## flow/constraint.sdc

```tcl
create_clock -name core_clock -period 12.0 [get_ports {i_hclk}]
set_input_delay 2.4000 -clock core_clock [delete_from_list [all_inputs] [get_ports {i_hclk}]]
set_output_delay 2.4000 -clock core_clock [all_outputs]
set_load 0.01 [all_outputs]
```

## flow/config.mk

```make
export PLATFORM = sky130hd
export DESIGN_NAME = cache
export DESIGN_NICKNAME = cache
export VERILOG_FILES = /design/flow/design.v
export SDC_FILE = /design/flow/constraint.sdc
export NUM_CORES = 4
export LEC_CHECK = 0
export ABC_AREA = 1
export CAP_MARGIN = 25
export CORE_MARGIN = 4
export CORE_UTILIZATION = 22
export CTS_CLUSTER_SIZE = 94
export MAX_ROUTING_LAYER = met5
export SLEW_MARGIN = 25
```

## flow/run.sh

```bash
#!/bin/bash
# the make line also repeats each setting of config.mk as NAME=value (left out here)
make -C /OpenROAD-flow-scripts/flow DESIGN_CONFIG=/design/flow/config.mk WORK_HOME=/design/flow/orfs CLKGATE_MAP_FILE= finish
```

## flow/design.v

```verilog
module cache_calc (
    input   logic           i_clk,
    input   logic           i_nreset,
    input   logic           i_srst,
    input   logic           i_en,
    input   logic   [29:0]  i_addr,  
    input   logic           i_wr_ready,
    output  logic           o_miss_cache,
    output  logic   [7:0]   o_mem_addr_cache,
    output  logic   [7:0]   o_mem_addr_load
    );
    logic   [21:0]  addr_tag;
    logic   [2:0]   addr_block;
    logic   [24:0]  addr_tag_block;
    logic   [4:0]   addr_word;
    logic   [2:0]   addr_group;
    logic   [7:0]   hit_tag_block_bus;
    logic   [2:0]   num_hit_tag_block;
    logic           hit_tag_block;
    logic           miss_tag_block;
    logic           miss_word_group;
    logic           reliability_full;
    logic           lru_bit_replace_en;
    logic           miss_block0;
    logic           hit_block0;
    logic           replace_block0;
    logic           miss_block1;
    logic           hit_block1;
    logic           replace_block1;
    logic           miss_block2;
    logic           hit_block2;
    logic           replace_block2;
    logic           miss_block3;
    logic           hit_block3;
    logic           replace_block3;
    logic           miss_block4;
    logic           hit_block4;
    logic           replace_block4;
    logic           miss_block5;
    logic           hit_block5;
    logic           replace_block5;
    logic           miss_block6;
    logic           hit_block6;
    logic           replace_block6;
    logic           miss_block7;
    logic           hit_block7;
    logic           replace_block7;
    logic   [6:0]   lru_bit;
    logic   [2:0]   num_fetch_block;
    logic   [24:0]  tag_block_mem [7:0];
    logic   [2:0]   addr_load_block;
    logic   [4:0]   addr_load_word;
    logic   [2:0]   dust_mem_sel_group;
    logic   [7:0]   dust_mem [7:0];
    assign addr_tag = i_addr[29:8];
    assign addr_block = i_addr[7:5];
    assign addr_tag_block = {addr_tag, addr_block};
    assign addr_word = i_addr[4:0];
    assign addr_group = addr_word[4:2];
    generate
    genvar i;
    for (i = 0; i < 8; i ++) begin: hit_gen
        assign hit_tag_block_bus[i] = i_en && tag_block_mem[i] == addr_tag_block;
    end endgenerate
    always_comb
        casex (hit_tag_block_bus)
            8'bxxxx_xxx1: num_hit_tag_block = 3'd0;
            8'bxxxx_xx10: num_hit_tag_block = 3'd1;
            8'bxxxx_x100: num_hit_tag_block = 3'd2;
            8'bxxxx_1000: num_hit_tag_block = 3'd3;
            8'bxxx1_0000: num_hit_tag_block = 3'd4;
            8'bxx10_0000: num_hit_tag_block = 3'd5;
            8'bx100_0000: num_hit_tag_block = 3'd6;
            8'b1000_0000: num_hit_tag_block = 3'd7;
            default: num_hit_tag_block = 3'd0;
        endcase
    assign hit_tag_block = |hit_tag_block_bus;
    assign miss_tag_block = i_en & !hit_tag_block;
    assign miss_word_group = i_en && dust_mem[num_hit_tag_block][addr_group] == 1'b0;
    assign o_miss_cache = miss_tag_block | miss_word_group;
    assign lru_bit_replace_en = i_en;
    assign miss_block0 = miss_tag_block & !lru_bit[6] & !lru_bit[4] & !lru_bit[0];
    assign hit_block0 = i_en && hit_tag_block && num_hit_tag_block == 'd0;
    assign replace_block0 = lru_bit_replace_en & (miss_block0 | hit_block0);
    assign miss_block1 = miss_tag_block & miss_tag_block & !lru_bit[6] & !lru_bit[4] & lru_bit[0];
    assign hit_block1 = i_en && hit_tag_block && num_hit_tag_block == 'd1;
    assign replace_block1 = lru_bit_replace_en & (miss_block1 | hit_block1);
    assign miss_block2 = miss_tag_block & !lru_bit[6] & lru_bit[4] & !lru_bit[1];
    assign hit_block2 = i_en && hit_tag_block && num_hit_tag_block == 'd2;
    assign replace_block2 = lru_bit_replace_en & (miss_block2 | hit_block2);
    assign miss_block3 = miss_tag_block & !lru_bit[6] & lru_bit[4] & lru_bit[1];
    assign hit_block3 = i_en && hit_tag_block && num_hit_tag_block == 'd3;
    assign replace_block3 = lru_bit_replace_en & (miss_block3 | hit_block3);
    assign miss_block4 = miss_tag_block & lru_bit[6] & !lru_bit[5] & !lru_bit[2];
    assign hit_block4 = i_en && hit_tag_block && num_hit_tag_block == 'd4;
    assign replace_block4 = lru_bit_replace_en & (miss_block4 | hit_block4);
    assign miss_block5 = miss_tag_block & lru_bit[6] & !lru_bit[5] & lru_bit[2];
    assign hit_block5 = i_en && hit_tag_block && num_hit_tag_block == 'd5;
    assign replace_block5 = lru_bit_replace_en & (miss_block5 | hit_block5);
    assign miss_block6 = miss_tag_block & lru_bit[6] & lru_bit[5] & !lru_bit[3];
    assign hit_block6 = i_en && hit_tag_block && num_hit_tag_block == 'd6;
    assign replace_block6 = lru_bit_replace_en & (miss_block6 | hit_block6);
    assign miss_block7 = miss_tag_block & lru_bit[6] & lru_bit[5] & lru_bit[3];
    assign hit_block7 = i_en && hit_tag_block && num_hit_tag_block == 'd7;
    assign replace_block7 = lru_bit_replace_en & (miss_block7 | hit_block7);
    always_ff @(posedge i_clk, negedge i_nreset)
        if (!i_nreset) lru_bit <= 'd0;
        else if (i_srst) lru_bit <= 'd0;
        else if (replace_block0) begin
            lru_bit[6] <= 1'b1;
            lru_bit[4] <= 1'b1;
            lru_bit[0] <= 1'b1;
        end
        else if (replace_block1) begin
            lru_bit[6] <= 1'b1;
            lru_bit[4] <= 1'b1;
            lru_bit[0] <= 1'b0;
        end
        else if (replace_block2) begin
            lru_bit[6] <= 1'b1;
            lru_bit[4] <= 1'b0;
            lru_bit[1] <= 1'b1;
        end
        else if (replace_block3) begin
            lru_bit[6] <= 1'b1;
            lru_bit[4] <= 1'b0;
            lru_bit[1] <= 1'b0;
        end
        else if (replace_block4) begin
            lru_bit[6] <= 1'b0;
            lru_bit[5] <= 1'b1;
            lru_bit[2] <= 1'b1;
        end
        else if (replace_block5) begin
            lru_bit[6] <= 1'b0;
            lru_bit[5] <= 1'b1;
            lru_bit[2] <= 1'b0;
        end
        else if (replace_block6) begin
            lru_bit[6] <= 1'b0;
            lru_bit[5] <= 1'b0;
            lru_bit[3] <= 1'b1;
        end
        else if (replace_block7) begin
            lru_bit[6] <= 1'b0;
            lru_bit[5] <= 1'b0;
            lru_bit[3] <= 1'b0;
        end
    always_comb
        casex (lru_bit)
            7'b0x0_xxx0: num_fetch_block = 3'd0;
            7'b0x0_xxx1: num_fetch_block = 3'd1;
            7'b0x1_xx0x: num_fetch_block = 3'd2;
            7'b0x1_xx1x: num_fetch_block = 3'd3;
            7'b10x_x0xx: num_fetch_block = 3'd4;
            7'b10x_x1xx: num_fetch_block = 3'd5;
            7'b11x_0xxx: num_fetch_block = 3'd6;
            7'b11x_1xxx: num_fetch_block = 3'd7;
            default: num_fetch_block = 3'd0;
        endcase
    always_ff @(posedge i_clk, negedge i_nreset)
        if (!i_nreset) for (int i = 0; i < 8; i ++) tag_block_mem[i] <= 'd0;
        else if (i_srst) for (int i = 0; i < 8; i ++) tag_block_mem[i] <= 'd0;
        else if (miss_tag_block) tag_block_mem[num_fetch_block] <= addr_tag_block;
    assign addr_load_block = o_mem_addr_load[7:5];
    assign addr_load_word = o_mem_addr_load[4:0];
    assign dust_mem_sel_group = addr_load_word[4:2];
    always_ff @(posedge i_clk, negedge i_nreset)
        if (!i_nreset) for (int i = 0; i < 8; i ++) dust_mem[i] <= 'd0;
        else if (i_srst) for (int i = 0; i < 8; i ++) dust_mem[i] <= 'd0;
        else if (miss_tag_block) dust_mem[num_fetch_block] <= 'd0;
        else if (i_wr_ready) dust_mem[addr_load_block][dust_mem_sel_group] <= 1'b1;
    assign o_mem_addr_cache = {num_hit_tag_block, addr_word};
    always_ff @(posedge i_clk, negedge i_nreset)
        if (!i_nreset) o_mem_addr_load <= 'd0;
        else if (i_srst) o_mem_addr_load <= 'd0;
        else if (i_en && miss_tag_block) o_mem_addr_load <= {num_fetch_block, addr_word};
        else if (i_en && miss_word_group) o_mem_addr_load <= {num_hit_tag_block, addr_word};
endmodule
module cache_ahb_ctrl_mem (
    input   logic           i_hclk,
    input   logic           i_hnreset,
    input   logic           i_hsel,
    input   logic   [31:0]  i_haddr,
    input   logic           i_hwrite,
    input   logic   [ 2:0]  i_hsize,
    input   logic   [ 2:0]  i_hburst,
    input   logic   [ 3:0]  i_hprot,
    input   logic   [ 1:0]  i_htrans,
    input   logic           i_hmastlock,
    input   logic           i_hready,
    input   logic   [31:0]  i_hwdata,
    output  logic           o_hready,
    output  logic           o_hresp,
    output  logic   [31:0]  o_hrdata,
    input   logic           i_nbypass,
    input   logic           i_d_cache_en,
    input   logic   [31:0]  i_climit,
    input   logic           i_prefetch_dis,
    input   logic           i_miss_cache,
    input   logic   [7:0]   i_calc_addr_cache,
    input   logic   [7:0]   i_calc_addr_load,
    output  logic           o_calc_srst,
    output  logic           o_calc_en,
    output  logic           o_calc_wr_rdy,
    output  logic   [29:0]  o_calc_addr,
    input   logic           i_sl_hready,
    input   logic           i_sl_hresp,
    input   logic   [31:0]  i_sl_hrdata,
    output  logic           o_sl_hsel,
    output  logic   [31:0]  o_sl_haddr,
    output  logic           o_sl_hwrite,
    output  logic   [2:0]   o_sl_hsize,
    output  logic   [2:0]   o_sl_hburst,
    output  logic   [3:0]   o_sl_hprot,
    output  logic   [1:0]   o_sl_htrans,
    output  logic           o_sl_hmastlock,
    output  logic           o_sl_hready,
    output  logic   [31:0]  o_sl_hwdata,
    input   logic   [31:0]  i_mem_rdata,
    output  logic           o_mem_en,
    output  logic           o_mem_we,
    output  logic   [7:0]   o_mem_addr
    );
    enum logic [3:0] {IDLE, READ_CACHE, PREREAD_FLASH, READ_FLASH,
                      POST_FLASH, READ_POST_FLASH, PREF_ADDR, PREF_DATA,
                      PRETHROUGH, THROUGH} state_list;
    logic           cache_area;
    logic           cache_en;
    logic           request;
    logic           request_read;
    logic           request_read_ready;
    logic           request_reg;
    logic   [31:0]  haddr;
    logic           hwrite;
    logic   [ 2:0]  hsize;
    logic   [ 2:0]  hburst;
    logic   [ 3:0]  hprot;
    logic   [ 1:0]  htrans;
    logic           hmastlock;
    logic   [31:0]  hwdata;
    logic           switch_read_cache;
    logic           switch_preread_flash;
    logic           switch_read_flash;
    logic           switch_pref_addr_pref;
    logic           switch_pref_addr;
    logic           switch_pref_data;
    logic           switch_prethrough;
    logic           switch_through;
    logic   [3:0]   current_state;
    logic   [3:0]   next_state;
    logic           state_idle;
    logic           state_read_cache;
    logic           state_preread_flash;
    logic           state_read_flash;
    logic           state_post_flash;
    logic           state_read_post_flash;
    logic           state_pref_addr;
    logic           state_pref_data;
    logic           state_pretrough;
    logic           state_through;
    logic           gen_addr_rst_flash;
    logic           gen_addr_rst_pref;
    logic           gen_addr_rst;
    logic           gen_addr_set_1;
    logic           gen_addr_inc_flash;
    logic           gen_addr_inc_pref;
    logic           gen_addr_inc;
    logic   [1:0]   gen_addr;
    logic           gen_addr_full;
    logic           mem_gen_addr_rst;
    logic           mem_gen_addr_replace;
    logic   [1:0]   mem_gen_addr;
    logic           mem_gen_addr_full;
    logic           pref_glob_en;
    logic           pref_glob_en_rst;
    logic           pref_full_frame_set;
    logic           pref_full_frame_rst;
    logic           pref_full_frame;
    logic           pref_haddr_full;
    logic           pref_addr_inc_addr;
    logic           pref_addr_inc_data;
    logic           pref_addr_inc;
    logic   [2:0]   pref_addr;
    logic   [27:0]  pref_addr_comb;
    logic           pref_addr_full;
    logic           pref_calc_en;
    logic           mux_request_read;
    logic           mux_read_flash;
    logic           mux_through;
    logic           mux_pref;
    logic           nbypass_reg;
    assign cache_area = i_haddr < i_climit;
    assign cache_en = i_nbypass & cache_area & (!i_hprot[0] | (i_hprot[0] & i_d_cache_en));
    assign request = i_hsel & i_htrans[1] & i_hready;
    assign request_read = request & !i_hwrite & cache_en;
    assign request_read_ready = request_read & o_hready;
    always_ff @(posedge i_hclk, negedge i_hnreset)
        if (!i_hnreset) request_reg <= 'd0;
        else request_reg <= request;
    always_ff @(posedge i_hclk, negedge i_hnreset)
        if (!i_hnreset) haddr <= 'd0;
        else if (request) haddr <= i_haddr;
    always_ff @(posedge i_hclk, negedge i_hnreset)
        if (!i_hnreset) hwrite <= 'd0;
        else if (request) hwrite <= i_hwrite;
    always_ff @(posedge i_hclk, negedge i_hnreset)
        if (!i_hnreset) hsize <= 'd0;
        else if (request) hsize <= i_hsize;
    always_ff @(posedge i_hclk, negedge i_hnreset)
        if (!i_hnreset) hburst <= 'd0;
        else if (request) hburst <= i_hburst;
    always_ff @(posedge i_hclk, negedge i_hnreset)
        if (!i_hnreset) hprot <= 'd0;
        else if (request) hprot <= i_hprot;
    always_ff @(posedge i_hclk, negedge i_hnreset)
        if (!i_hnreset) htrans <= 'd0;
        else if (request) htrans <= i_htrans;
    always_ff @(posedge i_hclk, negedge i_hnreset)
        if (!i_hnreset) hmastlock <= 'd0;
        else if (request) hmastlock <= i_hmastlock;
    always_ff @(posedge i_hclk, negedge i_hnreset)
        if (!i_hnreset) hwdata <= 'd0;
        else if (request_reg) hwdata <= i_hwdata;
    assign o_hready = !state_pretrough & !state_through & !state_preread_flash & !state_read_flash & !state_post_flash
                      | (state_through & i_sl_hready);
    assign o_hresp = state_through ? i_sl_hresp: 1'b0;
    assign o_hrdata = state_read_cache || state_read_post_flash ? i_mem_rdata:
                      state_through ? i_sl_hrdata: 'd0;
    assign switch_read_cache = request_read_ready & !i_miss_cache;
    assign switch_preread_flash = request_read_ready & i_miss_cache & !i_sl_hready;
    assign switch_read_flash = request_read_ready & i_miss_cache & i_sl_hready;
    assign switch_pref_addr_pref = pref_glob_en & !pref_addr_full & !pref_haddr_full;
    assign switch_pref_addr = state_idle & i_sl_hready & !request & !i_prefetch_dis & i_nbypass & switch_pref_addr_pref;
    assign switch_pref_data = !request & !i_hwrite & i_miss_cache & !gen_addr_full & !i_prefetch_dis & i_nbypass;
    assign switch_prethrough = i_hsel & i_htrans[1] & !cache_en & !i_sl_hready;
    assign switch_through = i_hsel & i_htrans[1] & !cache_en & i_sl_hready;
    always_ff @(posedge i_hclk, negedge i_hnreset)
        if (!i_hnreset) current_state <= IDLE;
        else current_state <= next_state;
    always_comb
        case (current_state)
            IDLE:
                if (switch_through)
                    next_state = THROUGH;
                else if (switch_prethrough)
                    next_state = PRETHROUGH;
                else if (switch_read_cache)
                    next_state = READ_CACHE;
                else if (switch_preread_flash)
                    next_state = PREREAD_FLASH;
                else if (switch_read_flash)
                    next_state = READ_FLASH;
                else if (switch_pref_addr)
                    next_state = PREF_ADDR;
                else
                    next_state = IDLE;
            READ_CACHE:
                if (switch_through)
                    next_state = THROUGH;
                else if (switch_prethrough)
                    next_state = PRETHROUGH;
                else if (switch_preread_flash)
                    next_state = PREREAD_FLASH;
                else if (switch_read_flash)
                    next_state = READ_FLASH;
                else if (!request_read_ready)
                    next_state = IDLE;
                else
                    next_state = READ_CACHE;
            PREREAD_FLASH:
                if (i_sl_hready)
                    next_state = READ_FLASH;
                else
                    next_state = PREREAD_FLASH;
            READ_FLASH:
                if (o_calc_wr_rdy)
                    next_state = POST_FLASH;
                else
                    next_state = READ_FLASH;
            POST_FLASH:
                next_state = READ_POST_FLASH;
            READ_POST_FLASH:
                if (switch_through)
                    next_state = THROUGH;
                else if (switch_prethrough)
                    next_state = PRETHROUGH;
                else if (switch_read_cache)
                    next_state = READ_CACHE;
                else if (!request_read_ready)
                    next_state = IDLE;
                else
                    next_state = READ_FLASH;
            PREF_ADDR:
                if (switch_through)
                    next_state = THROUGH;
                else if (switch_prethrough)
                    next_state = PRETHROUGH;
                else if (switch_read_cache)
                    next_state = READ_CACHE;
                else if (switch_preread_flash)
                    next_state = PREREAD_FLASH;
                else if (switch_read_flash)
                    next_state = READ_FLASH;
                else if (i_prefetch_dis || (pref_addr_full && !i_miss_cache))
                    next_state = IDLE;
                else if (switch_pref_data)
                    next_state = PREF_DATA;
                else
                    next_state = PREF_ADDR;
            PREF_DATA:
                if (switch_through)
                    next_state = THROUGH;
                else if (switch_prethrough)
                    next_state = PRETHROUGH;
                else if (switch_read_cache)
                    next_state = READ_CACHE;
                else if (switch_preread_flash)
                    next_state = PREREAD_FLASH;
                else if (switch_read_flash)
                    next_state = READ_FLASH;
                else if (i_prefetch_dis || (pref_full_frame && mem_gen_addr_full && o_calc_wr_rdy))
                    next_state = IDLE;
                else if (switch_pref_addr && !i_miss_cache)
                    next_state = PREF_ADDR;
                else
                    next_state = PREF_DATA;
            PRETHROUGH:
                if (i_sl_hready)
                    next_state = THROUGH;
                else
                    next_state = PRETHROUGH;
            THROUGH:
                if (switch_read_cache)
                    next_state = READ_CACHE;
                else if (switch_preread_flash)
                    next_state = PREREAD_FLASH;
                else if (switch_read_flash)
                    next_state = READ_FLASH;
                else if (i_sl_hready && !request)
                    next_state = IDLE;
                else
                    next_state = THROUGH;
            default:
                next_state = IDLE;
        endcase
    assign state_idle = current_state == IDLE;
    assign state_read_cache = current_state == READ_CACHE;
    assign state_preread_flash = current_state == PREREAD_FLASH;
    assign state_read_flash = current_state == READ_FLASH;
    assign state_post_flash = current_state == POST_FLASH;
    assign state_read_post_flash = current_state == READ_POST_FLASH;
    assign state_pref_addr = current_state == PREF_ADDR;
    assign state_pref_data = current_state == PREF_DATA;
    assign state_pretrough = current_state == PRETHROUGH;
    assign state_through = current_state == THROUGH;
    assign gen_addr_rst_flash = !state_read_flash | (state_read_flash & o_calc_wr_rdy);
    assign gen_addr_rst_pref = !state_pref_addr & !state_pref_data;
    assign gen_addr_rst = !gen_addr_set_1
        & ((switch_read_flash & !i_sl_hready) | (gen_addr_rst_flash & gen_addr_rst_pref));
    assign gen_addr_set_1 = (switch_read_flash | state_preread_flash) & i_sl_hready;
    assign gen_addr_inc_flash = (state_read_flash & i_sl_hready & !mem_gen_addr_full);
    assign gen_addr_inc_pref = (state_pref_addr & i_miss_cache) | (state_pref_data & i_sl_hready & !pref_full_frame);
    assign gen_addr_inc = !gen_addr_rst & !gen_addr_set_1 & (gen_addr_inc_flash | gen_addr_inc_pref);
    always_ff @(posedge i_hclk, negedge i_hnreset)
        if (!i_hnreset) gen_addr <= 'd0;
        else if (gen_addr_rst) gen_addr <= 'd0;
        else if (gen_addr_set_1) gen_addr <= 2'd1;
        else if (gen_addr_inc) gen_addr <= gen_addr + 2'd1;
    assign gen_addr_full = &gen_addr;
    assign mem_gen_addr_rst = switch_read_flash | switch_pref_addr;
    assign mem_gen_addr_replace = o_mem_we;
    always_ff @(posedge i_hclk, negedge i_hnreset)
        if (!i_hnreset) mem_gen_addr <= 'd0;
        else if (mem_gen_addr_rst) mem_gen_addr <= 'd0;
        else if (mem_gen_addr_replace) mem_gen_addr <= gen_addr;
    assign mem_gen_addr_full = &mem_gen_addr;
    assign o_mem_en = switch_read_cache | o_mem_we | state_post_flash;
    assign o_mem_we = (state_read_flash | state_pref_data) & i_sl_hready;
    always_comb
        casex ({switch_read_cache, state_read_flash, state_post_flash, state_pref_data})
            4'b1xxx: o_mem_addr = i_calc_addr_cache;
            4'b01xx: o_mem_addr = {i_calc_addr_load[7:2], mem_gen_addr};
            4'b001x: o_mem_addr = i_calc_addr_load;
            4'b0001: o_mem_addr = {i_calc_addr_load[7:2], mem_gen_addr};
            default: o_mem_addr = 'd0;
        endcase
    assign pref_glob_en_rst = state_through | !i_nbypass | i_prefetch_dis;
    always_ff @(posedge i_hclk, negedge i_hnreset)
        if (!i_hnreset) pref_glob_en <= 'd0;
        else if (pref_glob_en_rst) pref_glob_en <= 1'b0;
        else if (request_read_ready) pref_glob_en <= 1'b1;
    assign pref_full_frame_set = pref_addr_full & gen_addr_full & gen_addr_inc;
    assign pref_full_frame_rst = mem_gen_addr_full & mem_gen_addr_replace & o_calc_wr_rdy;
    always_ff @(posedge i_hclk, negedge i_hnreset)
        if (!i_hnreset) pref_full_frame <= 'd0;
        else if (pref_full_frame_set) pref_full_frame <= 1'b1;
        else if (pref_full_frame_rst) pref_full_frame <= 1'b0;
    assign pref_haddr_full = haddr[6:4] == 3'h7;
    assign pref_addr_inc_addr = state_pref_addr & !i_miss_cache;
    assign pref_addr_inc_data = state_pref_data & gen_addr_full & gen_addr_inc;
    assign pref_addr_inc = (pref_addr_inc_addr | pref_addr_inc_data) & !pref_addr_full;
    always_ff @(posedge i_hclk, negedge i_hnreset)
        if (!i_hnreset) pref_addr <= 'd0;
        else if (switch_pref_addr) pref_addr <= haddr[6:4] + 3'h1;
        else if (pref_addr_inc) pref_addr <= pref_addr + 3'h1;
    assign pref_addr_comb = {haddr[31:7], pref_addr};
    assign pref_addr_full = &pref_addr;
    assign pref_calc_en = !request_read & (state_pref_addr | (state_pref_data & o_calc_wr_rdy & !pref_full_frame));
    assign mux_request_read = request_read & i_miss_cache;
    assign mux_read_flash = state_read_flash & !mem_gen_addr_full | state_preread_flash;
    assign mux_through = (switch_through | state_through) & !switch_read_cache;
    assign mux_pref = (state_pref_addr | state_pref_data) & !pref_full_frame;
    always_comb
        casex ({mux_request_read, mux_read_flash, state_pretrough, mux_through, mux_pref})
            5'b1_xxxx:
                begin
                    o_sl_hsel = 1'b1;
                    o_sl_haddr = {i_haddr[31:4], 4'h0};
                    o_sl_hwrite = 1'b0;
                    o_sl_hsize = 3'h2;
                    o_sl_hburst = i_hburst;
                    o_sl_hprot = i_hprot;
                    o_sl_htrans = i_htrans;
                    o_sl_hmastlock = i_hmastlock;
                    o_sl_hready = i_hready & i_sl_hready;
                    o_sl_hwdata = i_hwdata;
                end
            5'b0_1xxx:
                begin
                    o_sl_hsel = !mem_gen_addr_full;
                    o_sl_haddr = {haddr[31:4], gen_addr, 2'h0};
                    o_sl_hwrite = 1'b0;
                    o_sl_hsize = 3'h2;
                    o_sl_hburst = hburst;
                    o_sl_hprot = hprot;
                    o_sl_htrans = htrans;
                    o_sl_hmastlock = hmastlock;
                    o_sl_hready = i_sl_hready;
                    o_sl_hwdata = 32'd0;
                end
            5'b0_01xx:
                begin
                    o_sl_hsel = 1'b1;
                    o_sl_haddr = haddr;
                    o_sl_hwrite = hwrite;
                    o_sl_hsize = hsize;
                    o_sl_hburst = hburst;
                    o_sl_hprot = hprot;
                    o_sl_htrans = htrans;
                    o_sl_hmastlock = hmastlock;
                    o_sl_hready = i_sl_hready;
                    o_sl_hwdata = hwdata;
                end
            5'b0_001x:
                begin
                    o_sl_hsel = i_hsel;
                    o_sl_haddr = i_haddr;
                    o_sl_hwrite = i_hwrite;
                    o_sl_hsize = i_hsize;
                    o_sl_hburst = i_hburst;
                    o_sl_hprot = i_hprot;
                    o_sl_htrans = i_htrans;
                    o_sl_hmastlock = i_hmastlock;
                    o_sl_hready = i_hready;
                    o_sl_hwdata = i_hwdata;
                end
            5'b0_0001:
                begin
                    o_sl_hsel = !pref_full_frame;
                    o_sl_haddr = {pref_addr_comb, gen_addr, 2'h0};
                    o_sl_hwrite = 1'b0;
                    o_sl_hsize = 3'h2;
                    o_sl_hburst = 3'h0;
                    o_sl_hprot = 4'h1;
                    o_sl_htrans = 2'h2;
                    o_sl_hmastlock = 1'b0;
                    o_sl_hready = i_sl_hready;
                    o_sl_hwdata = 32'd0;
                end
            default:
                begin
                    o_sl_hsel = 1'b0;
                    o_sl_haddr = 32'd0;
                    o_sl_hwrite = 1'b0;
                    o_sl_hsize = 3'h0;
                    o_sl_hburst = 3'h0;
                    o_sl_hprot = 4'h0;
                    o_sl_htrans = 2'h0;
                    o_sl_hmastlock = 1'b0;
                    o_sl_hready = i_sl_hready;
                    o_sl_hwdata = i_hwdata;
                end
        endcase
    always_ff @(posedge i_hclk, negedge i_hnreset)
        if (!i_hnreset) nbypass_reg <= 'd0;
        else nbypass_reg <= i_nbypass;
    assign o_calc_srst = i_nbypass & !nbypass_reg;
    assign o_calc_en = request_read_ready | pref_calc_en;
    assign o_calc_wr_rdy = mem_gen_addr_full & o_mem_we;
    assign o_calc_addr = request_read_ready ? i_haddr[31:2]: {pref_addr_comb, 2'h0};
endmodule
module cache (
    input   logic           i_hclk,
    input   logic           i_hnreset,
    input   logic           i_hsel_m,
    input   logic   [31:0]  i_haddr_m,
    input   logic           i_hwrite_m,
    input   logic   [ 2:0]  i_hsize_m,
    input   logic   [ 2:0]  i_hburst_m,
    input   logic   [ 3:0]  i_hprot_m,
    input   logic   [ 1:0]  i_htrans_m,
    input   logic           i_hmastlock_m,
    input   logic           i_hready_m,
    input   logic   [31:0]  i_hwdata_m,
    output  logic           o_hready_m,
    output  logic           o_hresp_m,
    output  logic   [31:0]  o_hrdata_m,
    input   logic           i_nbypass,
    input   logic   [31:0]  i_climit,
    input   logic           i_d_cache_en,
    output  logic           o_hsel_sl,
    output  logic           o_hready_i_sl,
    output  logic   [31:0]  o_haddr_sl,
    output  logic           o_hwrite_sl,
    output  logic   [2:0]   o_hsize_sl,
    output  logic   [1:0]   o_htrans_sl,
    output  logic   [31:0]  o_hwdata_sl,
    input   logic   [31:0]  i_hrdata_sl,
    input   logic           i_hready_o_sl,
    input   logic           i_hresp_sl,
    output  logic           o_mem_en,
    output  logic           o_mem_we,
    output  logic   [7:0]   o_mem_addr,
    output  logic   [31:0]  o_mem_wdata,
    input   logic   [31:0]  i_mem_rdata
    );
    logic           miss_cache;
    logic           calc_sync_rst;
    logic           calc_en;
    logic   [29:0]  calc_addr;
    logic           calc_wr_rdy;
    logic   [7:0]   calc_mem_addr_cache;
    logic   [7:0]   calc_mem_addr_load;
    logic   [31:0]  mem_rdata;
    logic           mem_en;
    logic           mem_we;
    logic   [7:0]   mem_addr;
    cache_ahb_ctrl_mem cache_ahb_ctrl_mem (
        .i_hclk (i_hclk),
        .i_hnreset (i_hnreset),
        .i_hsel (i_hsel_m),
        .i_haddr (i_haddr_m),
        .i_hwrite (i_hwrite_m),
        .i_hsize (i_hsize_m),
        .i_hburst (i_hburst_m),
        .i_hprot (i_hprot_m),
        .i_htrans (i_htrans_m),
        .i_hmastlock (i_hmastlock_m),
        .i_hready (i_hready_m),
        .i_hwdata (i_hwdata_m),
        .o_hready (o_hready_m),
        .o_hresp (o_hresp_m),
        .o_hrdata (o_hrdata_m),
        .i_nbypass (i_nbypass),
        .i_d_cache_en (i_d_cache_en),
        .i_climit (i_climit),
        .i_prefetch_dis (1'b1),
        .i_miss_cache (miss_cache),
        .i_calc_addr_cache (calc_mem_addr_cache),
        .i_calc_addr_load (calc_mem_addr_load),
        .o_calc_srst (calc_sync_rst),
        .o_calc_en (calc_en),
        .o_calc_wr_rdy (calc_wr_rdy),
        .o_calc_addr (calc_addr),
        .i_sl_hready (i_hready_o_sl),
        .i_sl_hresp (i_hresp_sl),
        .i_sl_hrdata (i_hrdata_sl),
        .o_sl_hsel (o_hsel_sl),
        .o_sl_haddr (o_haddr_sl),
        .o_sl_hwrite (o_hwrite_sl),
        .o_sl_hsize (o_hsize_sl),
        .o_sl_hburst (),
        .o_sl_hprot (),
        .o_sl_htrans (o_htrans_sl),
        .o_sl_hmastlock (),
        .o_sl_hready (o_hready_i_sl),
        .o_sl_hwdata (o_hwdata_sl),
        .i_mem_rdata (mem_rdata),
        .o_mem_en (mem_en),
        .o_mem_we (mem_we),
        .o_mem_addr (mem_addr)
        );
    cache_calc cache_calc (
        .i_clk (i_hclk),
        .i_nreset (i_hnreset),
        .i_srst (calc_sync_rst),
        .i_en (calc_en),
        .i_addr (calc_addr),
        .i_wr_ready (calc_wr_rdy),
        .o_miss_cache (miss_cache),
        .o_mem_addr_cache (calc_mem_addr_cache),
        .o_mem_addr_load (calc_mem_addr_load)
        );
    assign o_mem_en = mem_en;
    assign o_mem_we = mem_we;
    assign o_mem_addr = mem_addr;
    assign o_mem_wdata = i_hrdata_sl;
    assign mem_rdata = i_mem_rdata;
endmodule
```

==> flow_summary.json, run 1 <==
{
  "fmaxAchievable_mhz": 86.1,
  "switching_power_mw": 1.64,
  "drt_first_pass_iters": 5,
  "pwr.group.combinational_mw": 1.63,
  "ys_chip_area_sq_um": 22200,
  "yosys-top-cells-area": "sky130_fd_sc_hd__dfrtp_1 41%, sky130_fd_sc_hd__nand2_1 17%, sky130_fd_sc_hd__inv_1 7.5%",
  "port_buffer_count": 322,
  "finalSetupTns_ns": 0,
  "critical-path-top-cell-by-count": "sky130_fd_sc_hd__nand2_1",
  "yosys_warning_total": 4,
  "core_box_area_sq_um": 100000,
  "post_synth_main_logic_family": "simple AND/OR/NAND/NOR gates",
  "critical_path.startpoint_type": "input port",
  "slew_violations": 0,
  "fp_util": 0.222,
  "path_class": "in2out",
  "critPathTopFamily": "simple AND/OR/NAND/NOR gates",
  "hpwl_mm": 62.5,
  "clock_net_power_mw": 1.19,
  "gr-total-overflow": 0,
  "core.rowCount": 116,
  "setup_clock_skew_after_layout_ns": 0.0313,
  "wl_per_cell_microns": 17.1,
  "hold_path_end": "cache_ahb_ctrl_mem.htrans[1]",
  "cp_num_buf_inv": 8,
  "swShare": 0.372,
  "post_synth_edffs": 0,
  "ffs_latches_synth": 363,
  "cts-buffers-inserted": 39,
  "rr_worst_depth": 27,
  "asyncSetResetFlopFracSynth": 1.00,
  "place.gp.congestion": 0.930,
  "max_slew.worst_pin.slew_ns": 1.06,
  "cap_violations": 0,
  "vias_per_cell": 4.54,
  "clock_latency_ns": 0.56,
  "detail-route-antenna-nets": 0,
  "finalSetupViolations": 0,
  "finalNetCount": 3697,
  "ys_sh_adder": 0.0192,
  "synth_sequential_area_ratio": 0.410,
  "power_leakage_nw": 13.6,
  "internal_power_mw": 2.76,
  "route.detailed.drc": 0,
  "top_area_frac": 0.409,
  "hold_path.class": "reg2reg",
  "grt_setup_unrepaired": "false",
  "maxPowerGroup": "combinational logic",
  "cts_hold_buf": 0,
  "vias": 21800,
  "top_area_cell": "sky130_fd_sc_hd__dfrtp_1",
  "drt-total-wl_mm": 82.4,
  "reg2reg_from": "cache_ahb_ctrl_mem.current_state[5]",
  "clkSinkCount": 363,
  "synth_xor_xnor_area_share": 0.00949,
  "postSynthNetCount": 3376,
  "crit_required_ns": 9.60,
  "final-instance-count-excl-fill": 4805,
  "syn_to_final_growth_pct": 28.9,
  "place_inst": 4726,
  "synthesis.instances": 3160,
  "timing.reg2reg.setup_slack_ns": 5.93,
  "mux_share": 0.0188,
  "floorplan.io_pins": 330,
  "run_status": "complete, no violations",
  "sequentialPowerShare": 0.359,
  "power.ir.vdd_worst_uv": 94.6,
  "seq_power_mw": 1.58,
  "yosys.area_share.simple": 0.314,
  "critPathArrivalTime_ns": 9.21,
  "grt.total_usage": 0.150,
  "chipWidth_microns": 325,
  "cts_max_level": 2,
  "tritoncts": "yes",
  "post_layout_minimum_cycle_time_ns": 11.61,
  "critical_path.max_stage_delay_ns": 0.59,
  "clk_transition_reported_paths_ns": 0.06,
  "common_cells": "1018 x sky130_fd_sc_hd__nand2_1, 445 x sky130_fd_sc_hd__inv_1, 362 x sky130_fd_sc_hd__dfrtp_1",
  "power.density_nw_per_um2": 154,
  "grt_pass1_wl_mm": 126,
  "timing.critical_path.fanout_max": 27,
  "ys.flop_type": "sky130_fd_sc_hd__dfrtp_1",
  "openroad.warnings": 38,
  "ys_types": 51,
  "first_iter_violations": 1777,
  "timing.hold.worst.start": "cache_ahb_ctrl_mem.htrans[1]",
  "die.size.y_microns": 325,
  "cts.path.max_buffers": 3,
  "number_of_hold_violations_in_the_final_report": 0,
  "startpoint": "i_haddr_m[7]",
  "die_area_sq_um": 106000,
  "synth_compound_gate_area_share": 0.111,
  "synthMostInstantiatedCell": "sky130_fd_sc_hd__nand2_1",
  "cpMaxStageDelayCell": "sky130_fd_sc_hd__clkdlybuf4s50_1",
  "logic_pwr_share": 0.370,
  "syn-mean-instance-area_sq_um": 7.01,
  "share_clk_of_total_power": 0.271,
  "mappedNetlistArea_sq_um": 22200,
  "maximum_number_of_pins_on_one_net_before_global_route_repair": 154,
  "yosys_cells": 3160,
  "hold_path_depth": 1,
  "timing.rr.end": "cache_calc.tag_block_mem[5][9]",
  "critical_path_cell_count": 41,
  "max_slew_margin": 0.293,
  "antenna_violations_before_repair": 2,
  "finalClockPeriodUsage": 0.968,
  "critical_path.endpoint": "o_haddr_sl[15]",
  "vias_in_the_first_global_route": 20500,
  "clock-root-buffer": "sky130_fd_sc_hd__clkbuf_16",
  "worst_setup_end_kind": "primary output"
}
-- stage by stage --
| stage | setup slack (ns) | utilization | power [mW] | cell area (sq um) | hold WS, ns |
|---|---|---|---|---|---|
| finish | 0.388 | 0.286 | 4.40 | 28600 | 0.468 |
| global route | 0.00420 | 0.285 | 4.66 | 28500 | 0.490 |
| CTS | 0.0677 | 0.283 | 4.42 | 28300 | 0.469 |
| detailed placement | 0.120 | 0.271 | 3.22 | 27100 | 0.454 |
| global placement | 0.136 | 0.271 | 3.19 | 27100 | 0.454 |
| floorplan | 3.13 | - | 2.47 | 22200 | 0.430 |
-- per-layer routing --
metal,up-vias,track usage,share of wire
met5,-,0,0.00015
met4,2,0.0596,0.043
met3,136,0.0226,0.072
met2,898,0.252,0.46
met1,10200,0.193,0.42
li1,10600,-,-
-- what timing repair did --
action                     in CTS  in global routing
setup endpoints to repair       0                 47
setup buffers                   0                  9
resized                         0                 24
-- cell type report --
type                            count  area (sq um)
Inverter                          469          1760
Tap cell                         1298          1620
Clock inverter                     13          97.6
Timing Repair Buffer              431          4200
Sequential cell                   363          9080
Multi-Input combinational cell   2177         10700
Fill cell                       10800         71400
Clock buffer                       53          1120
Antenna cell                        1          2.50
==> run 2, diff against run 1 <==
ABC_AREA = not set   (was 1)
CAP_MARGIN = 20   (was 25)
CORE_MARGIN = 2   (was 4)
CORE_UTILIZATION = 56   (was 22)
CTS_CLUSTER_SIZE = not set   (was 94)
GPL_ROUTABILITY_DRIVEN = 1   (was not set)
MAX_ROUTING_LAYER = not set   (was met5)
SETUP_SLACK_MARGIN = 1.81   (was not set)
SLEW_MARGIN = 20   (was 25)
clock period = 6.58 ns   (was 12.0 ns; I/O delays follow)
==> flow_summary.json, run 2 <==
{
  "common_cells": "525 x sky130_fd_sc_hd__nand2_1, 362 x sky130_fd_sc_hd__dfrtp_1, 246 x sky130_fd_sc_hd__o21ai_0",
  "core.rowCount": 73,
  "chipWidth_microns": 206,
  "synthMostInstantiatedCell": "sky130_fd_sc_hd__nand2_1",
  "synth_compound_gate_area_share": 0.215,
  "synth_sequential_area_ratio": 0.398,
  "hpwl_mm": 83.8,
  "die_area_sq_um": 42400,
  "ys_chip_area_sq_um": 22800,
  "clock-root-buffer": "sky130_fd_sc_hd__clkbuf_16",
  "port_buffer_count": 322,
  "cts_hold_buf": 0,
  "clkSinkCount": 363,
  "ffs_latches_synth": 363,
  "gr-total-overflow": 1,
  "place.gp.congestion": 1.07,
  "top_area_frac": 0.397,
  "postSynthNetCount": 2895,
  "mux_share": 0.0357,
  "cts_max_level": 2,
  "cts-buffers-inserted": 41,
  "run_status": "did not finish",
  "syn-mean-instance-area_sq_um": 8.52,
  "stop_stage": "5_1_grt",
  "core_box_area_sq_um": 40000,
  "yosys.area_share.simple": 0.226,
  "post_synth_main_logic_family": "simple AND/OR/NAND/NOR gates",
  "cts.path.max_buffers": 3,
  "floorplan.io_pins": 330,
  "grt.total_usage": 0.634,
  "detailedPlace.worstSlack_ns": -2.65,
  "yosys_warning_total": 4,
  "synth_xor_xnor_area_share": 0.0495,
  "tool.error": "[ERROR GRT-0232] Routing congestion too high. Check the congestion heatmap in the GUI.",
  "ys_sh_adder": 0.0186,
  "yosys_cells": 2679,
  "ys_types": 111,
  "fp_util": 0.571,
  "asyncSetResetFlopFracSynth": 1.00,
  "synthesis.instances": 2679,
  "top_area_cell": "sky130_fd_sc_hd__dfrtp_1",
  "placed_instance_area_sq_um": 29900,
  "die.size.y_microns": 206,
  "ys.flop_type": "sky130_fd_sc_hd__dfrtp_1",
  "mappedNetlistArea_sq_um": 22800,
  "post_synth_edffs": 0,
  "yosys-top-cells-area": "sky130_fd_sc_hd__dfrtp_1 40%, sky130_fd_sc_hd__nand2_1 8.6%, sky130_fd_sc_hd__o21ai_0 5.4%"
}
run 2: timing repair:
action / in CTS
setup buffers: 47
cloned: 7
gates resized: 621
setup endpoints to repair: 367
pin swaps: 93
run 2: metrics by stage:
step	cells	power, mW
4_1_cts	3901	7.91
3_5_place_dp	3771	5.32
3_3_place_gp	3771	5.23
2_1_floorplan	2679	4.01
run 2: routing by layer:
layer	GRT usage	GRT overflow
met5	0.135	0
met4	0.495	0
met3	0.425	0
met2	0.830	1
met1	0.703	0
==> run 3, diff against run 2 <==
ABC_AREA = 1   (was not set)
CORE_UTILIZATION = 72   (was 56)
CTS_CLUSTER_SIZE = 24   (was not set)
GPL_ROUTABILITY_DRIVEN = not set   (was 1)
PLACE_DENSITY_LB_ADDON = 0.26   (was not set)
SETUP_SLACK_MARGIN = 2.44   (was 1.81)
clock period = 9.51 ns   (was 6.58 ns; I/O delays follow)
==> flow_summary.json, run 3 <==
{
  "top_area_cell": "sky130_fd_sc_hd__dfrtp_1",
  "run_status": "did not finish",
  "post_synth_main_logic_family": "simple AND/OR/NAND/NOR gates",
  "top_area_frac": 0.409,
  "placed_instance_area_sq_um": 27700,
  "die_area_sq_um": 32200,
  "synthesis.instances": 3160,
  "port_buffer_count": 322,
  "stop_stage": "4_1_cts",
  "asyncSetResetFlopFracSynth": 1.00,
  "core_box_area_sq_um": 30400,
  "ys_types": 51,
  "yosys.area_share.simple": 0.314,
  "yosys_warning_total": 4,
  "mappedNetlistArea_sq_um": 22200,
  "synth_sequential_area_ratio": 0.410,
  "synthMostInstantiatedCell": "sky130_fd_sc_hd__nand2_1",
  "ys.flop_type": "sky130_fd_sc_hd__dfrtp_1",
  "ys_chip_area_sq_um": 22200,
  "hpwl_mm": 67.7,
  "fp_util": 0.728,
  "yosys_cells": 3160,
  "mux_share": 0.0188,
  "place.gp.congestion": 1.13,
  "yosys-top-cells-area": "sky130_fd_sc_hd__dfrtp_1 41%, sky130_fd_sc_hd__nand2_1 17%, sky130_fd_sc_hd__inv_1 7.5%",
  "ys_sh_adder": 0.0192,
  "tool.error": "[ERROR DPL-0038] Utilization greater than 100%, impossible to legalize",
  "post_synth_edffs": 0,
  "die.size.y_microns": 179,
  "chipWidth_microns": 179,
  "detailedPlace.worstSlack_ns": -0.737,
  "synth_compound_gate_area_share": 0.111,
  "core.rowCount": 64,
  "common_cells": "1018 x sky130_fd_sc_hd__nand2_1, 445 x sky130_fd_sc_hd__inv_1, 362 x sky130_fd_sc_hd__dfrtp_1",
  "ffs_latches_synth": 363,
  "floorplan.io_pins": 330,
  "postSynthNetCount": 3376,
  "syn-mean-instance-area_sq_um": 7.01,
  "synth_xor_xnor_area_share": 0.00949
}
run 3: metrics by stage:
stage / hold WS [ns] / cells / utilization
after floorplan: 0.436 / 3160 / -
after global placement: 0.452 / 3959 / 0.909
after detailed placement: 0.484 / 3959 / 0.909
==> run 4, diff against run 3 <==
CORE_UTILIZATION = 62   (was 72)
CTS_CLUSTER_DIAMETER = 346   (was not set)
CTS_CLUSTER_SIZE = not set   (was 24)
PLACE_DENSITY = 0.4   (was not set)
PLACE_DENSITY_LB_ADDON = not set   (was 0.26)
SETUP_SLACK_MARGIN = not set   (was 2.44)
clock period = 6.75 ns   (was 9.51 ns; I/O delays follow)
==> flow_summary.json, run 4 <==
{
  "run_status": "did not finish",
  "stop_stage": "5_1_grt",
  "tool.error": "[ERROR GRT-0232] Routing congestion too high. Check the congestion heatmap in the GUI.",
  "yosys.area_share.simple": 0.314,
  "synth_compound_gate_area_share": 0.111,
  "ffs_latches_synth": 363,
  "yosys_cells": 3160,
  "top_area_frac": 0.409,
  "ys_chip_area_sq_um": 22200,
  "hpwl_mm": 64.4,
  "synth_sequential_area_ratio": 0.410,
  "core_box_area_sq_um": 35400,
  "cts_max_level": 2,
  "floorplan.io_pins": 330,
  "yosys-top-cells-area": "sky130_fd_sc_hd__dfrtp_1 41%, sky130_fd_sc_hd__nand2_1 17%, sky130_fd_sc_hd__inv_1 7.5%",
  "ys.flop_type": "sky130_fd_sc_hd__dfrtp_1",
  "top_area_cell": "sky130_fd_sc_hd__dfrtp_1",
  "synthMostInstantiatedCell": "sky130_fd_sc_hd__nand2_1",
  "ys_types": 51,
  "placed_instance_area_sq_um": 27500,
  "synth_xor_xnor_area_share": 0.00949,
  "cts.path.max_buffers": 3,
  "fp_util": 0.626,
  "grt.total_usage": 0.812,
  "clkSinkCount": 363,
  "cts-buffers-inserted": 38,
  "mux_share": 0.0188,
  "clock-root-buffer": "sky130_fd_sc_hd__clkbuf_16",
  "die.size.y_microns": 193,
  "chipWidth_microns": 193,
  "post_synth_main_logic_family": "simple AND/OR/NAND/NOR gates",
  "asyncSetResetFlopFracSynth": 1.00,
  "postSynthNetCount": 3376,
  "core.rowCount": 69,
  "synthesis.instances": 3160,
  "gr-total-overflow": 147,
  "ys_sh_adder": 0.0192,
  "syn-mean-instance-area_sq_um": 7.01,
  "yosys_warning_total": 4,
  "place.gp.congestion": 1.08,
  "port_buffer_count": 322,
  "post_synth_edffs": 0,
  "mappedNetlistArea_sq_um": 22200,
  "die_area_sq_um": 37300,
  "common_cells": "1018 x sky130_fd_sc_hd__nand2_1, 445 x sky130_fd_sc_hd__inv_1, 362 x sky130_fd_sc_hd__dfrtp_1"
}
[run 4: what timing repair did]
action                                 in CTS
hold buffers                                0
gates resized                            1027
setup endpoints to repair                  81
endpoints found under the hold margin       0
cloned                                     11
pin swaps                                 131
setup buffers                              81
[run 4: through the flow]
step / hold slack (ns) / std cells / total power, mW / setup WS, ns / utilization
floorplan: 0.430 / 3160 / 4.39 / -0.00833 / -
detailed placement: 0.473 / 4057 / 5.88 / -2.28 / 0.778
global placement: 0.462 / 4056 / 5.78 / -2.25 / 0.778
CTS: 0.489 / 4217 / 8.52 / -1.24 / 0.885
[run 4: per-layer routing]
| layer | GRT overflow | track usage |
|---|---|---|
| met4 | 63 | 0.727 |
| met1 | 8 | 0.828 |
| met3 | 17 | 0.728 |
| met2 | 58 | 0.928 |
| met5 | 1 | 0.520 |
==> run 5, diff against run 4 <==
CORE_UTILIZATION = 67   (was 62)
CTS_CLUSTER_DIAMETER = not set   (was 346)
CTS_CLUSTER_SIZE = 24   (was not set)
PLACE_DENSITY = 0.6   (was 0.4)
clock period = 9.51 ns   (was 6.75 ns; I/O delays follow)
==> flow_summary.json, run 5 <==
{
  "clkSinkCount": 363,
  "ffs_latches_synth": 363,
  "fp_util": 0.681,
  "syn-mean-instance-area_sq_um": 7.01,
  "port_buffer_count": 322,
  "post_synth_main_logic_family": "simple AND/OR/NAND/NOR gates",
  "ys_sh_adder": 0.0192,
  "place.gp.congestion": 1.04,
  "asyncSetResetFlopFracSynth": 1.00,
  "yosys.area_share.simple": 0.314,
  "stop_stage": "5_1_grt",
  "cts_max_level": 2,
  "cts.path.max_buffers": 3,
  "synth_compound_gate_area_share": 0.111,
  "ys.flop_type": "sky130_fd_sc_hd__dfrtp_1",
  "place_inst": 4011,
  "top_area_frac": 0.409,
  "chipWidth_microns": 186,
  "clock-root-buffer": "sky130_fd_sc_hd__clkbuf_16",
  "mux_share": 0.0188,
  "synth_sequential_area_ratio": 0.410,
  "ys_chip_area_sq_um": 22200,
  "yosys-top-cells-area": "sky130_fd_sc_hd__dfrtp_1 41%, sky130_fd_sc_hd__nand2_1 17%, sky130_fd_sc_hd__inv_1 7.5%",
  "core.rowCount": 66,
  "grt.total_usage": 0.880,
  "core_box_area_sq_um": 32500,
  "floorplan.io_pins": 330,
  "synth_xor_xnor_area_share": 0.00949,
  "mappedNetlistArea_sq_um": 22200,
  "common_cells": "1018 x sky130_fd_sc_hd__nand2_1, 445 x sky130_fd_sc_hd__inv_1, 362 x sky130_fd_sc_hd__dfrtp_1",
  "die.size.y_microns": 186,
  "die_area_sq_um": 34500,
  "yosys_warning_total": 4,
  "hpwl_mm": 59.9,
  "synthesis.instances": 3160,
  "run_status": "did not finish",
  "top_area_cell": "sky130_fd_sc_hd__dfrtp_1",
  "post_synth_edffs": 0,
  "cts-buffers-inserted": 39,
  "synthMostInstantiatedCell": "sky130_fd_sc_hd__nand2_1",
  "gr-total-overflow": 281,
  "tool.error": "[ERROR GRT-0232] Routing congestion too high. Check the congestion heatmap in the GUI.",
  "yosys_cells": 3160,
  "ys_types": 51,
  "postSynthNetCount": 3376
}
-- run 5: layer usage --
| metal | GRT overflow | GRT usage |
|---|---|---|
| met1 | 18 | 0.863 |
| met2 | 132 | 0.980 |
| met3 | 9 | 0.801 |
| met4 | 120 | 0.891 |
| met5 | 2 | 0.628 |
-- run 5: per-stage QoR --
| stage | cell area, sq um | setup WS, ns |
|---|---|---|
| 2_1_floorplan | 22200 | 1.64 |
| 3_3_place_gp | 27100 | -0.581 |
| 3_5_place_dp | 27200 | -0.757 |
| 4_1_cts | 29400 | -0.133 |
-- run 5: what timing repair did --
item	in CTS
resized	345
setup endpoints to repair	81
hold buffers	0
endpoints found under the hold margin	0
setup buffers	31
pin swaps	39
gates cloned	7
==> run 6, diff against run 5 <==
CORE_UTILIZATION = 62   (was 67)
CTS_CLUSTER_SIZE = 100   (was 24)
PLACE_DENSITY = 0.4   (was 0.6)
clock period = 6.84 ns   (was 9.51 ns; I/O delays follow)
==> flow_summary.json, run 6 <==
{
  "core_box_area_sq_um": 35400,
  "placed_instance_area_sq_um": 27600,
  "ys_sh_adder": 0.0192,
  "synthMostInstantiatedCell": "sky130_fd_sc_hd__nand2_1",
  "grt.total_usage": 0.884,
  "ffs_latches_synth": 363,
  "post_synth_edffs": 0,
  "synth_xor_xnor_area_share": 0.00949,
  "die.size.y_microns": 193,
  "detailedPlace.worstSlack_ns": -2.32,
  "top_area_frac": 0.409,
  "hpwl_mm": 64.7,
  "mappedNetlistArea_sq_um": 22200,
  "synthesis.instances": 3160,
  "synth_sequential_area_ratio": 0.410,
  "yosys_warning_total": 4,
  "synth_compound_gate_area_share": 0.111,
  "ys_types": 51,
  "fp_util": 0.626,
  "mux_share": 0.0188,
  "tool.error": "[ERROR GRT-0232] Routing congestion too high. Check the congestion heatmap in the GUI.",
  "common_cells": "1018 x sky130_fd_sc_hd__nand2_1, 445 x sky130_fd_sc_hd__inv_1, 362 x sky130_fd_sc_hd__dfrtp_1",
  "port_buffer_count": 322,
  "asyncSetResetFlopFracSynth": 1.00,
  "gr-total-overflow": 318,
  "postSynthNetCount": 3376,
  "chipWidth_microns": 193,
  "die_area_sq_um": 37300,
  "ys.flop_type": "sky130_fd_sc_hd__dfrtp_1",
  "yosys_cells": 3160,
  "place.gp.congestion": 1.06,
  "top_area_cell": "sky130_fd_sc_hd__dfrtp_1",
  "clock-root-buffer": "sky130_fd_sc_hd__clkbuf_16",
  "yosys-top-cells-area": "sky130_fd_sc_hd__dfrtp_1 41%, sky130_fd_sc_hd__nand2_1 17%, sky130_fd_sc_hd__inv_1 7.5%",
  "clkSinkCount": 363,
  "yosys.area_share.simple": 0.314,
  "stop_stage": "5_1_grt",
  "core.rowCount": 69,
  "syn-mean-instance-area_sq_um": 7.01,
  "floorplan.io_pins": 330,
  "cts_hold_buf": 0,
  "cts.path.max_buffers": 3,
  "post_synth_main_logic_family": "simple AND/OR/NAND/NOR gates",
  "cts_max_level": 2,
  "cts-buffers-inserted": 41,
  "run_status": "did not finish",
  "ys_chip_area_sq_um": 22200
}
run 6: per-stage QoR:
stage                     power, mW  cells  TNS (ns)
after floorplan                4.33   3160         0
after global placement         5.68   4068   -170.89
after detailed placement       5.78   4068   -203.83
after CTS                      8.77   4238    -78.77
run 6: what timing repair did:
action                     CTS
gates cloned                14
resized                    954
pin swaps                  113
setup endpoints to repair   81
setup buffers               86
run 6: per-layer routing:
metal  GRT usage  overflow
met1       0.884        50
met2       0.972       111
met3       0.814        54
met4       0.855        97
met5       0.678         6
==> run 7, diff against run 6 <==
ABC_AREA = not set   (was 1)
CORE_UTILIZATION = 68   (was 62)
CTS_CLUSTER_SIZE = not set   (was 100)
PLACE_DENSITY = not set   (was 0.4)
clock period = 8.56 ns   (was 6.84 ns; I/O delays follow)
==> flow_summary.json, run 7 <==
{
  "stop_stage": "5_1_grt",
  "cts_max_level": 2,
  "ys_types": 111,
  "cts-buffers-inserted": 38,
  "run_status": "did not finish",
  "floorplan.io_pins": 330,
  "placed_instance_area_sq_um": 28700,
  "top_area_frac": 0.397,
  "syn-mean-instance-area_sq_um": 8.52,
  "core.rowCount": 67,
  "tool.error": "[ERROR GRT-0116] Global routing finished with congestion. Check the congestion regions in the DRC Viewer.",
  "synth_sequential_area_ratio": 0.398,
  "place.gp.congestion": 1.16,
  "die_area_sq_um": 35100,
  "yosys_cells": 2679,
  "synthMostInstantiatedCell": "sky130_fd_sc_hd__nand2_1",
  "port_buffer_count": 322,
  "core_box_area_sq_um": 33300,
  "ys_sh_adder": 0.0186,
  "mappedNetlistArea_sq_um": 22800,
  "post_synth_main_logic_family": "simple AND/OR/NAND/NOR gates",
  "grt.total_usage": 0.834,
  "clock-root-buffer": "sky130_fd_sc_hd__clkbuf_16",
  "fp_util": 0.686,
  "yosys-top-cells-area": "sky130_fd_sc_hd__dfrtp_1 40%, sky130_fd_sc_hd__nand2_1 8.6%, sky130_fd_sc_hd__o21ai_0 5.4%",
  "yosys.area_share.simple": 0.226,
  "common_cells": "525 x sky130_fd_sc_hd__nand2_1, 362 x sky130_fd_sc_hd__dfrtp_1, 246 x sky130_fd_sc_hd__o21ai_0",
  "synth_xor_xnor_area_share": 0.0495,
  "chipWidth_microns": 187,
  "synth_compound_gate_area_share": 0.215,
  "mux_share": 0.0357,
  "detailedPlace.worstSlack_ns": -1.21,
  "die.size.y_microns": 187,
  "post_synth_edffs": 0,
  "ys.flop_type": "sky130_fd_sc_hd__dfrtp_1",
  "synthesis.instances": 2679,
  "gr-total-overflow": 109,
  "yosys_warning_total": 4,
  "postSynthNetCount": 2895,
  "ys_chip_area_sq_um": 22800,
  "hpwl_mm": 78.6,
  "top_area_cell": "sky130_fd_sc_hd__dfrtp_1",
  "cts.path.max_buffers": 3,
  "asyncSetResetFlopFracSynth": 1.00,
  "clkSinkCount": 363,
  "ffs_latches_synth": 363
}
==> run 7: per-layer routing <==
metal  overflow  GRT usage
met4         58      0.834
met1          3      0.841
met3          3      0.715
met2         44      0.963
met5          1      0.391
==> run 7: what timing repair did <==
action                     in CTS
setup endpoints to repair      81
hold endpoints to repair        0
gates resized                 475
setup buffers                  55
gates cloned                    4
pin swaps                      69
hold buffers                    0
==> run 7: per-stage QoR <==
step / std cells / util
floorplan: 2679 / -
global placement: 3624 / 0.862
detailed placement: 3624 / 0.862
CTS: 3751 / 0.945
==> run 8, diff against run 7 <==
CELL_PAD_IN_SITES_DETAIL_PLACEMENT = 1   (was not set)
CELL_PAD_IN_SITES_GLOBAL_PLACEMENT = 3   (was not set)
CORE_UTILIZATION = 72   (was 68)
CTS_CLUSTER_SIZE = 17   (was not set)
HOLD_SLACK_MARGIN = 0.28   (was not set)
MAX_ROUTING_LAYER = met5   (was not set)
MIN_ROUTING_LAYER = met2   (was not set)
PLACE_DENSITY_LB_ADDON = 0.25   (was not set)
SETUP_SLACK_MARGIN = 0.46   (was not set)
clock period = 12.0 ns   (was 8.56 ns; I/O delays follow)
==> flow_summary.json, run 8 <==
{
  "yosys.area_share.simple": 0.226,
  "run_status": "did not finish",
  "post_synth_edffs": 0,
  "chipWidth_microns": 182,
  "syn-mean-instance-area_sq_um": 8.52,
  "stop_stage": "3_1_place_gp_skip_io",
  "core.rowCount": 65,
  "synthesis.instances": 2679,
  "die_area_sq_um": 33100,
  "top_area_frac": 0.397,
  "mappedNetlistArea_sq_um": 22800,
  "synthMostInstantiatedCell": "sky130_fd_sc_hd__nand2_1",
  "yosys-top-cells-area": "sky130_fd_sc_hd__dfrtp_1 40%, sky130_fd_sc_hd__nand2_1 8.6%, sky130_fd_sc_hd__o21ai_0 5.4%",
  "yosys_warning_total": 4,
  "asyncSetResetFlopFracSynth": 1.00,
  "tool.error": "[ERROR FLW-0024] Place density exceeds 1.0 (current PLACE_DENSITY_LB_ADDON =  0.25). Please check if the value of  PLACE_DENSITY_LB_ADDON is between 0 and 0.99.",
  "mux_share": 0.0357,
  "ys_chip_area_sq_um": 22800,
  "synth_compound_gate_area_share": 0.215,
  "die.size.y_microns": 182,
  "synth_xor_xnor_area_share": 0.0495,
  "core_box_area_sq_um": 31400,
  "synth_sequential_area_ratio": 0.398,
  "post_synth_main_logic_family": "simple AND/OR/NAND/NOR gates",
  "fp_util": 0.727,
  "ys_sh_adder": 0.0186,
  "common_cells": "525 x sky130_fd_sc_hd__nand2_1, 362 x sky130_fd_sc_hd__dfrtp_1, 246 x sky130_fd_sc_hd__o21ai_0",
  "ys.flop_type": "sky130_fd_sc_hd__dfrtp_1",
  "ffs_latches_synth": 363,
  "postSynthNetCount": 2895,
  "top_area_cell": "sky130_fd_sc_hd__dfrtp_1",
  "yosys_cells": 2679,
  "ys_types": 111
}
==> run 9, diff against run 8 <==
CELL_PAD_IN_SITES_DETAIL_PLACEMENT = 2   (was 1)
CORE_UTILIZATION = 27   (was 72)
CTS_CLUSTER_SIZE = 56   (was 17)
HOLD_SLACK_MARGIN = not set   (was 0.28)
MAX_ROUTING_LAYER = not set   (was met5)
MIN_ROUTING_LAYER = not set   (was met2)
PLACE_DENSITY = 0.6   (was not set)
PLACE_DENSITY_LB_ADDON = not set   (was 0.25)
SETUP_SLACK_MARGIN = not set   (was 0.46)
==> flow_summary.json, run 9 <==
{
  "cp_num_buf_inv": 6,
  "run_status": "complete, no violations",
  "core.rowCount": 106,
  "max_slew.worst_pin.slew_ns": 1.16,
  "gr-total-overflow": 0,
  "cts-buffers-inserted": 48,
  "ys_types": 111,
  "drt_first_pass_iters": 5,
  "tritoncts": "yes",
  "floorplan.io_pins": 330,
  "swShare": 0.357,
  "cts.path.max_buffers": 3,
  "synth_compound_gate_area_share": 0.215,
  "layout.area.seq_sq_um": 9080,
  "share_clk_of_total_power": 0.334,
  "clkSinkCount": 363,
  "rr_worst_depth": 18,
  "drt-total-wl_mm": 128,
  "mux_share": 0.0357,
  "synth_xor_xnor_area_share": 0.0495,
  "clk_transition_reported_paths_ns": 0.05,
  "p_total_mw": 4.26,
  "top_area_frac": 0.397,
  "synthesis.instances": 2679,
  "synth_sequential_area_ratio": 0.398,
  "timing.hold.worst.start": "cache_ahb_ctrl_mem.current_state[2]",
  "power_leakage_nw": 12.2,
  "startpoint": "i_haddr_m[15]",
  "final-comb-area_sq_um": 12600,
  "grt_setup_unrepaired": "false",
  "hpwl_mm": 94.9,
  "ys.flop_type": "sky130_fd_sc_hd__dfrtp_1",
  "reg2reg_from": "cache_ahb_ctrl_mem.current_state[5]",
  "vias": 22900,
  "syn-mean-instance-area_sq_um": 8.52,
  "layout.filler_cells": 9299,
  "place_inst": 4091,
  "post_synth_main_logic_family": "simple AND/OR/NAND/NOR gates",
  "core_box_area_sq_um": 83700,
  "critical_path.startpoint_type": "input port",
  "logic_pwr_share": 0.299,
  "fmaxAchievable_mhz": 85.0,
  "hold_path.class": "reg2reg",
  "postSynthNetCount": 2895,
  "timing.critical_path.fanout_max": 16,
  "crit_required_ns": 9.60,
  "clock_latency_ns": 0.63,
  "ys_sh_adder": 0.0186,
  "clock_net_power_mw": 1.43,
  "vias_per_cell": 5.48,
  "power.density_nw_per_um2": 145,
  "yosys_cells": 2679,
  "critical_path.max_stage_delay_ns": 0.59,
  "maxPowerGroup": "registers",
  "critical_path.endpoint": "o_haddr_sl[29]",
  "route.detailed.drc": 0,
  "critical-path-top-cell-by-count": "sky130_fd_sc_hd__buf_4",
  "final-instance-count-excl-fill": 4184,
  "hold_path_end": "cache_ahb_ctrl_mem.current_state[6]",
  "first_iter_violations": 1513,
  "chipWidth_microns": 295,
  "detail-route-antenna-nets": 0,
  "timing.reg2reg.setup_slack_ns": 5.37,
  "post_synth_edffs": 0,
  "cpMaxStageDelayCell": "sky130_fd_sc_hd__clkdlybuf4s50_1",
  "critPathArrivalTime_ns": 9.37,
  "sequentialPowerShare": 0.367,
  "die.size.y_microns": 295,
  "antenna_violations_before_repair": 7,
  "die_area_sq_um": 86900,
  "ffs_latches_synth": 363,
  "finalNetCount": 3229,
  "openroad.warnings": 39,
  "max_slew_margin": 0.219,
  "wl_per_cell_microns": 30.5,
  "pwr.group.combinational_mw": 1.28,
  "mappedNetlistArea_sq_um": 22800,
  "hold_path_depth": 0,
  "yosys_warning_total": 4,
  "finalClockPeriodUsage": 0.981,
  "cts_max_level": 2,
  "top_area_cell": "sky130_fd_sc_hd__dfrtp_1",
  "maximum_number_of_pins_on_one_net_before_global_route_repair": 152,
  "seq_power_mw": 1.56,
  "slew_violations": 0,
  "cap_violations": 0,
  "switching_power_mw": 1.52,
  "crit_chain": "clkdlybuf4s50_1, ha_1, nand4_1, nor4_1, a22oi_2, a21bo_2, nand2_4, buf_4, a21oi_1, o2111a_1, o21ba_2, nor2_1, a22o_1, a211oi_2, o211ai_2, a211oi_2, o32ai_4, buf_4, nor2_4, buf_12, buf_4, a22o_1, clkdlybuf4s50_1",
  "finalSetupViolations": 0,
  "path_class": "in2out",
  "worst_setup_end_kind": "primary output",
  "yosys-top-cells-area": "sky130_fd_sc_hd__dfrtp_1 40%, sky130_fd_sc_hd__nand2_1 8.6%, sky130_fd_sc_hd__o21ai_0 5.4%",
  "number_of_hold_violations_in_the_final_report": 0,
  "asyncSetResetFlopFracSynth": 1.00,
  "common_cells": "525 x sky130_fd_sc_hd__nand2_1, 362 x sky130_fd_sc_hd__dfrtp_1, 246 x sky130_fd_sc_hd__o21ai_0",
  "grt.total_usage": 0.291,
  "critical_path_cell_count": 23,
  "yosys.area_share.simple": 0.226,
  "grt_pass1_wl_mm": 182,
  "internal_power_mw": 2.74,
  "clock-root-buffer": "sky130_fd_sc_hd__clkbuf_16",
  "syn_to_final_growth_pct": 29.0,
  "synthMostInstantiatedCell": "sky130_fd_sc_hd__nand2_1",
  "vias_in_the_first_global_route": 24300,
  "setup_clock_skew_after_layout_ns": 0.0483,
  "critPathTopFamily": "AND-OR/OR-AND gates",
  "ys_chip_area_sq_um": 22800,
  "fp_util": 0.273,
  "place.gp.congestion": 0.900,
  "timing.rr.end": "cache_calc.tag_block_mem[1][8]",
  "post_layout_minimum_cycle_time_ns": 11.77,
  "port_buffer_count": 322,
  "power.ir.vdd_worst_uv": 110
}
==> run 9: stage by stage <==
step | instance area [sq um] | utilization | worst slack (ns) | hold slack [ns] | setup TNS, ns
detailed placement | 27800 | 0.332 | -0.0162 | 0.463 | -0.0162
finish | 29400 | 0.352 | 0.229 | 0.476 | 0
floorplan | 22800 | - | 2.80 | 0.394 | 0
global route | 29400 | 0.352 | 0.00358 | 0.505 | 0
global placement | 27800 | 0.332 | 0.0972 | 0.451 | 0
CTS | 29300 | 0.350 | 0.0391 | 0.479 | 0
==> run 9: final cells by class <==
| cell class | count | share of cell area |
|---|---|---|
| multi-input combinational | 2036 | 0.429 |
| antenna | 6 | 0.000510 |
| clock inverter | 11 | 0.00374 |
| inverter | 94 | 0.0120 |
| clock buffer | 70 | 0.0470 |
| timing repair buffer | 470 | 0.151 |
| sequential | 363 | 0.309 |
| tap | 1134 | 0.0482 |
==> run 9: layer usage <==
layer / up-vias / GRT usage / share of wire
met4: 0 / 0.0757 / 0.026
li1: 10100 / - / -
met3: 155 / 0.0345 / 0.047
met5: - / 0 / 0
met2: 640 / 0.496 / 0.48
met1: 12000 / 0.388 / 0.44
==> run 9: timing repair <==
action                                 in CTS  in global routing
pin swaps                                   2                  2
setup endpoints to repair                  27                 71
resized                                     2                  9
hold buffers                                0                  0
setup buffers                               0                  5
endpoints found under the hold margin       0                  0
Power is estimated from default activity; no workload was simulated.
